==> flow/design.v <==
module pow_5_pipe
(
    input             clock,
    input      [17:0] n,
    output reg [17:0] n_pow_5
);
    reg [17:0] n_1, n_2, n_3;
    reg [17:0] n_pow_2, n_pow_3, n_pow_4;
    always @(posedge clock)
    begin
        n_1 <= n;
        n_2 <= n_1;
        n_3 <= n_2;
        n_pow_2 <= n * n;
        n_pow_3 <= n_pow_2 * n_1;
        n_pow_4 <= n_pow_3 * n_2;
        n_pow_5 <= n_pow_4 * n_3;
    end
endmodule
Settings: LEC_CHECK=0, ABC_AREA=1, CAP_MARGIN=20, CORE_MARGIN=2, CORE_UTILIZATION=72, CTS_CLUSTER_DIAMETER=378, CTS_CLUSTER_SIZE=98, SETUP_SLACK_MARGIN=0.79, SLEW_MARGIN=20; clock period 4.27 ns.
run.sh (not shown) runs the stock make flow with config.mk's settings and CLKGATE_MAP_FILE=.
The baseline died in 5_1_grt.
==> next run, changes <==
Settings changed: ABC_AREA 1 to unset, CORE_UTILIZATION 72 to 65, CTS_CLUSTER_DIAMETER 378 to unset, CTS_CLUSTER_SIZE 98 to unset, SETUP_SLACK_MARGIN 0.79 to unset.
Clock period 4.27 ns to 5.23 ns, I/O delays scaled along.
The changed run completed, yet does not pass: setup timing.
Die size grows by a few percent.
Area after synthesis shrinks by a few percent.
Synthesized cell count shrinks by about a fifth.
==> next run, changes <==
Settings changed: CORE_UTILIZATION 65 to 44.
Clock period 5.23 ns to 6.25 ns, I/O delays scaled along.
- With this change the flow went through all stages and came out clean
- final area is lower by a few percent
- register-to-register slack is better by 0.68 ns
- non-clock buffer count is lower by 131
- routed wire length is lower by a few percent
- via count is lower by a few percent
- final cell count is higher slightly
- sequential share of layout area is higher by 0.40 points
- worst setup slack is better by 0.40 ns
==> next run, changes <==
Settings changed: ABC_AREA set to 1, CORE_UTILIZATION 44 to 72.
Clock period 6.25 ns to 4.27 ns, I/O delays scaled along.
This time the run aborted during 5_1_grt on GRT-0232. Synthesized cell count came out higher by 29%. Die size fell by 34%. Area after synthesis grows by 7.2%.
==> next run, changes <==
Settings changed: ABC_AREA 1 to unset, CORE_UTILIZATION 72 to 69.
Clock period 4.27 ns to 6.23 ns, I/O delays scaled along.
With this change the flow went through all stages and came out clean. Synthesized area went down by a few percent. Synthesized cell count drops by about a fifth. Die area drops by a few percent.

---

## amber
RTL: the design.v shown in full above, as it stands there.
Settings: LEC_CHECK=0, CAP_MARGIN=20, CORE_MARGIN=2, CORE_UTILIZATION=40, MAX_ROUTING_LAYER=met4, SETUP_SLACK_MARGIN=1.39, SLEW_MARGIN=20; clock period 6.4 ns.
Inputs modified between amber and juniper:
Settings: putting CTS_CLUSTER_SIZE at 99 where nothing was set; putting TNS_END_PERCENT at 25 where nothing was set; putting CTS_CLUSTER_DIAMETER at 210 where nothing was set; clearing SETUP_SLACK_MARGIN, which used to be 1.39; clearing MAX_ROUTING_LAYER, which used to be met4.
Results
- juniper ended up with n[5] as its source of the critical timing path; amber ended up with n[9].
- The lower largest incremental delay on the critical path came out of amber.
- When juniper is measured against amber, its cell total after placement turns out 15 higher.
- From amber to juniper the numbers moved as follows: data arrival time of the worst path shows an increase of 0.84 ns, achievable frequency shows a reduction of about 14%, total length of routed wires shows a reduction of 1200 um.
What fjord does differently from juniper at the input level:
Settings: CTS_CLUSTER_SIZE removed (was 99); CTS_CLUSTER_DIAMETER removed (was 210); TNS_END_PERCENT removed (was 25); CORE_UTILIZATION changed from 40 to 9; the clock period (ns, I/O delays scaled along) changed from 6.4 to 9.96.
--- outcome ---
- Via count of the first global-routing pass down about 4% in fjord wrt juniper
- Delta (fjord minus juniper): via count decreased about 2%, clock transition at the registers of the reported paths about even.
- Routed wire length: juniper vs fjord, no meaningful difference
- Taking juniper as the reference point, the first-pass GRT wire length of fjord falls by about 0.9%.
#### Input delta (tundra over fjord)
Settings: setting ABC_AREA to 1 for the first time; changing CORE_UTILIZATION from 9 to 64; setting TNS_END_PERCENT to 5 for the first time; setting MAX_ROUTING_LAYER to met4 for the first time; changing the clock period (ns, I/O delays scaled along) from 9.96 to 3.96.
--- outcome ---
tundra completed end to end; final checks failed (negative setup slack). Going from fjord to tundra, the layout net count was found to have gone up by 33%. tundra vs. fjord: number of cells on the worst reg-to-reg path up 1, clock-cell share of area held. From fjord to tundra the numbers moved as follows: routing usage on met3 saw an increase, first-pass GRT wire length picked up an extra 14,000 um.
Here is what was changed in the inputs of violet compared with tundra.
Settings: CORE_UTILIZATION changed from 64 to 40; MAX_ROUTING_LAYER removed (was met4); TNS_END_PERCENT removed (was 5); ABC_AREA removed (was 1); the clock period (ns, I/O delays scaled along) changed from 3.96 to 5.21.
Results
- As for a clean layout from tundra and violet, there is none.
- Although tundra finished all stages, its layout failed final checks on negative setup slack.
- Max synthesized area across tundra and violet: tundra
- Final instance count without filler cells: violet < tundra
- In violet the instance count of the mapped netlist turned out about 22% lower than in tundra.
- Post-route fraction of the period consumed by the critical path, tundra and violet: higher on tundra
- | die height | violet vs tundra | 42 um higher |
- | total wire length | higher: tundra |
- violet vs tundra: slack of the critical path up in violet
- violet vs tundra — simple-gate share of the synthesized area dropped 1.6 points.

---

Setup of build 87:
Starts from the design.v that is shown in full above.
make LEC_CHECK=0 CAP_MARGIN=20 CORE_MARGIN=2 CORE_UTILIZATION=40 CTS_CLUSTER_DIAMETER=393 CTS_CLUSTER_SIZE=100 SLEW_MARGIN=20 TNS_END_PERCENT=25 finish   # period 6.4 ns
#### Input delta (build 43 over build 87)
Settings: changing CORE_UTILIZATION from 40 to 72; removing TNS_END_PERCENT (formerly 25); removing CTS_CLUSTER_SIZE (formerly 100); setting PLACE_DENSITY_LB_ADDON to 0.26 for the first time; setting SETUP_SLACK_MARGIN to 0.79 for the first time; removing CTS_CLUSTER_DIAMETER (formerly 393).
[summary]
Build 43 vs. build 87: wire length after detailed routing grew by 9.1%.
Mean routed wirelength per cell ended up 21% higher on build 43 than on build 87.
For the met3 track demand over resource, build 43 came in 2.8 points higher than build 87 did.
The wire length of the first global-routing pass in build 43 is 1.06 times that in build 87.
Taking build 87 as the reference, in build 43 non-filler instance count after layout lost 9.9%; final period utilization went down.
--- input diff build 43..build 50 ---
Settings: a deleted SETUP_SLACK_MARGIN that had been 0.79; an added CTS_CLUSTER_DIAMETER of 85; a change of the clock period (ns, I/O delays scaled along) from 6.4 to 4.8.
- Summary of build 43 and build 50: one run falls short of a clean finish, namely build 50.
- Sort build 50 and build 43 by utilization after layout, descending, and build 50 comes first.
- Build 43 -> build 50: number of sinks handled by clock tree synthesis delta 0, exact match
- Total number of cells along the worst setup path | build 50 above build 43
- On build 50: via count is 3225 higher than what build 43 gave.
- Build 50 — final-stage net count 8.4% higher, build 43 as reference
- Diff build 43 -> build 50 | layout clock buffer count | increase of 3
- Build 50 vs build 43 — number of inserted diodes rose 2.
- Diff build 50 and build 43: met1 global-route usage lower in build 43
#### Input delta (build 51 over build 50)
Settings: PLACE_DENSITY_LB_ADDON no longer set, was 0.26; CORE_UTILIZATION now 40, was 72; CTS_CLUSTER_DIAMETER no longer set, was 85; the clock period (ns, I/O delays scaled along) now 6.4, was 4.8.
Notes after the runs:
Build 51 finished every stage and its layout cleared the timing, design-rule and antenna checks.
Delta (build 51 minus build 50): global-route usage lower; clock-buffer cell count lower; total negative setup slack higher.
Looking at start point of the critical path, the n[5] result is from build 51; the n[11] one comes from build 50.
## Diff of input files: build 6 against build 51
Settings: CORE_UTILIZATION now 64, was 40; CTS_CLUSTER_SIZE now 100, previously not set; CTS_CLUSTER_DIAMETER now 306, previously not set.
==> results <==
- Build 6 against build 51: sequential share of layout area shows no meaningful change, floorplan core area shows a reduction of about 40%, post-route non-filler standard cell count shows a reduction of 7.4%.
- Required time of the critical path in build 6 vs build 51: down 100 ps
- Data-path buffer share of cell area in the final layout: lower on build 51
- Final cell area excluding filler cells delta for build 6 relative to build 51: 190 µm² lower
- Portion of the clock cycle consumed by the worst path in the final layout for build 6 is lower than for build 51.
- The wire length after detailed routing of build 6 exceeds that of build 51 by 2700 µm.
- Vias after detailed routing (build 6 over build 51): increase, 292

---

RTL: the design.v shown in full above, as it stands there.
Settings: LEC_CHECK=0, ABC_AREA=0, CAP_MARGIN=40, CORE_MARGIN=2, CORE_UTILIZATION=72, PLACE_DENSITY=0.78, SETUP_SLACK_MARGIN=0.19, SLEW_MARGIN=20; clock period 5.04 ns.
The first run finished but failed the layout checks on negative setup slack.
Rerun with:
Settings changed: ABC_AREA 0 to 1, CTS_CLUSTER_SIZE set to 22, PLACE_DENSITY 0.78 to 0.73.
Clock period 5.04 ns to 5.37 ns, I/O delays scaled along.
Outcome:
- Now the flow completed with no timing, DRC or antenna violations
- final area drops by 2.7%
- via count climbs by 6.3%
- hold slack is worse by 0.033 ns
- synthesized cell count climbs by 29%
- clock-buffer cell count climbs by 2
- wire length drops by 13%
- area after synthesis climbs by 7.2%
- sequential share of layout area hardly moves
Rerun with:
Settings changed: ABC_AREA 1 to 0, CORE_ASPECT_RATIO set to 0.91, PLACE_DENSITY 0.73 to not set, PLACE_DENSITY_LB_ADDON set to 0.04.
=> Worst setup slack gets worse by 0.070 ns; fmax drops by 1.3%; global-route usage grows by 3.7 points; die size shrinks by 6.6%; clock-buffer cell count falls by 2; flip-flop count is unchanged; routed wire length rose by 1.4%; final area decreases by 3.2%.
Rerun with:
Settings changed: ABC_AREA 0 to 1, CORE_ASPECT_RATIO 0.91 to not set, CTS_CLUSTER_DIAMETER set to 197, CTS_CLUSTER_SIZE 22 to not set, PLACE_DENSITY set to 0.78, PLACE_DENSITY_LB_ADDON 0.04 to not set.
Clock period 5.37 ns to 4.77 ns, I/O delays scaled along.
Effect:
- The new run produced a layout that fails on negative setup slack
- sequential cell count is unchanged
- cell count goes up by 28%
- non-clock buffer count rose by 160
- setup slack is worse by 1.0 ns
- wire length rises by 71%
- worst hold slack improved by 0.0077 ns
- synthesized area goes up by 7.2%
- clock-buffer cell count does not change
- final area increases by 17%
- clock skew grows by 0.0043 ns

---

RTL: the design.v shown in full above, as it stands there.
clock: 4.34 ns
lec_check: 0
abc_area: 1
cap_margin: 40
core_margin: 2
core_utilization: 38
gpl_timing_driven: 0
place_density: 0.68
setup_slack_margin: 1.01
slew_margin: 20
The first run ran to the end with violations: negative setup slack.
==> next run, changes <==
- CORE_UTILIZATION: 38 -> 65
- GPL_TIMING_DRIVEN: 0 -> not set
- SETUP_SLACK_MARGIN: 1.01 -> 0.19
The changed run produced a layout that fails on negative setup slack.
Wire length grows by about 13%.
Clock-buffer cell count grows by 1.
Design area grows by about 1.7%.
First-iteration DRC count grows by 49%.
Die size shrinks by about 40%.
Area after synthesis stays the same.
Global-route usage grows by 16 points.
==> next run, changes <==
- CORE_UTILIZATION: 65 -> 16
- SLEW_MARGIN: 20 -> 0
Outcome: The new run ran to the end with violations: negative setup slack; utilization fell by 63 points; clock-buffer cell count is unchanged; non-clock buffer count rose by 29; setup slack improves by 0.057 ns; routed wire length fell by 14%; sequential cell count is unchanged; via count fell by 5.7%.
==> next run, changes <==
- ABC_AREA: 1 -> 0
- CAP_MARGIN: 40 -> 30
- CORE_MARGIN: 2 -> 3
- CORE_UTILIZATION: 16 -> 58
- GPL_TIMING_DRIVEN: not set -> 0
- SETUP_SLACK_MARGIN: 0.19 -> 1.22
The new run reached the layout checks and failed them: negative setup slack.
Wire length is lower by about 5%.
Cell area is lower by 18%.
Worst setup slack loses 0.24 ns.
Cell count is lower by 44%.

---

// pow_5_pipe: RTL as listed in full above, without the edits since
clock: 4.52 ns
lec_check: 0
cap_margin: 0
core_aspect_ratio: 0.92
core_margin: 2
core_utilization: 72
cts_cluster_diameter: 380
cts_cluster_size: 15
gpl_routability_driven: 0
place_density_lb_addon: 0.02
setup_slack_margin: -0.46
slew_margin: 40
The starting point ran to the end with violations: negative setup slack.
==> next run, changes <==
==> flow/config.mk (replaced) <==
export PLATFORM = sky130hd
export DESIGN_NAME = pow_5_pipe
export DESIGN_NICKNAME = pow_5_pipe
export VERILOG_FILES = /design/flow/design.v
export SDC_FILE = /design/flow/constraint.sdc
export NUM_CORES = 4
export LEC_CHECK = 0
export ABC_AREA = 1
export CAP_MARGIN = 0
export CORE_MARGIN = 2
export CORE_UTILIZATION = 72
export CTS_CLUSTER_DIAMETER = 210
export PLACE_DENSITY_LB_ADDON = 0.02
export SETUP_SLACK_MARGIN = 1.0
export SLEW_MARGIN = 20
==> flow/constraint.sdc (replaced) <==
create_clock -name core_clock -period 3.46 [get_ports {clock}]
set_input_delay 0.6920 -clock core_clock [delete_from_list [all_inputs] [get_ports {clock}]]
set_output_delay 0.6920 -clock core_clock [all_outputs]
set_load 0.01 [all_outputs]
=> This time the run stopped in global routing, error GRT-0116. Die area goes up by 7.1%. Synthesized area rises by 7.2%. Synthesized cell count went up by about 30%.
==> next run, changes <==
--- a/flow/config.mk
+++ b/flow/config.mk
@@ -7,3 +7,2 @@
 export LEC_CHECK = 0
-export ABC_AREA = 1
 export CAP_MARGIN = 0
@@ -13,3 +12,3 @@
 export PLACE_DENSITY_LB_ADDON = 0.02
-export SETUP_SLACK_MARGIN = 1.0
+export SETUP_SLACK_MARGIN = 0.26
 export SLEW_MARGIN = 20
==> flow/constraint.sdc (replaced) <==
create_clock -name core_clock -period 5.23 [get_ports {clock}]
set_input_delay 1.0460 -clock core_clock [delete_from_list [all_inputs] [get_ports {clock}]]
set_output_delay 1.0460 -clock core_clock [all_outputs]
set_load 0.01 [all_outputs]
Outcome:
- With this change the flow produced a layout that fails on negative setup slack
- die size shrinks by about 7%
- synthesized cell count shrinks by about 22%
- area after synthesis shrinks by 6.7%
==> next run, changes <==
--- a/flow/config.mk
+++ b/flow/config.mk
@@ -7,8 +7,7 @@
 export LEC_CHECK = 0
-export CAP_MARGIN = 0
+export CAP_MARGIN = 20
 export CORE_MARGIN = 2
 export CORE_UTILIZATION = 72
-export CTS_CLUSTER_DIAMETER = 210
-export PLACE_DENSITY_LB_ADDON = 0.02
-export SETUP_SLACK_MARGIN = 0.26
+export CTS_CLUSTER_SIZE = 15
+export PLACE_DENSITY_LB_ADDON = 0.26
 export SLEW_MARGIN = 20
==> flow/constraint.sdc (replaced) <==
create_clock -name core_clock -period 5.93 [get_ports {clock}]
set_input_delay 1.1860 -clock core_clock [delete_from_list [all_inputs] [get_ports {clock}]]
set_output_delay 1.1860 -clock core_clock [all_outputs]
set_load 0.01 [all_outputs]
What happened: This time the run finished with timing, DRC and antenna clean; final cell count fell by 3.3%; routed wire length fell by about 8%; critical path depth fell by 1; clock-buffer cell count does not change; utilization fell by 6.3 points; clock skew barely changes.
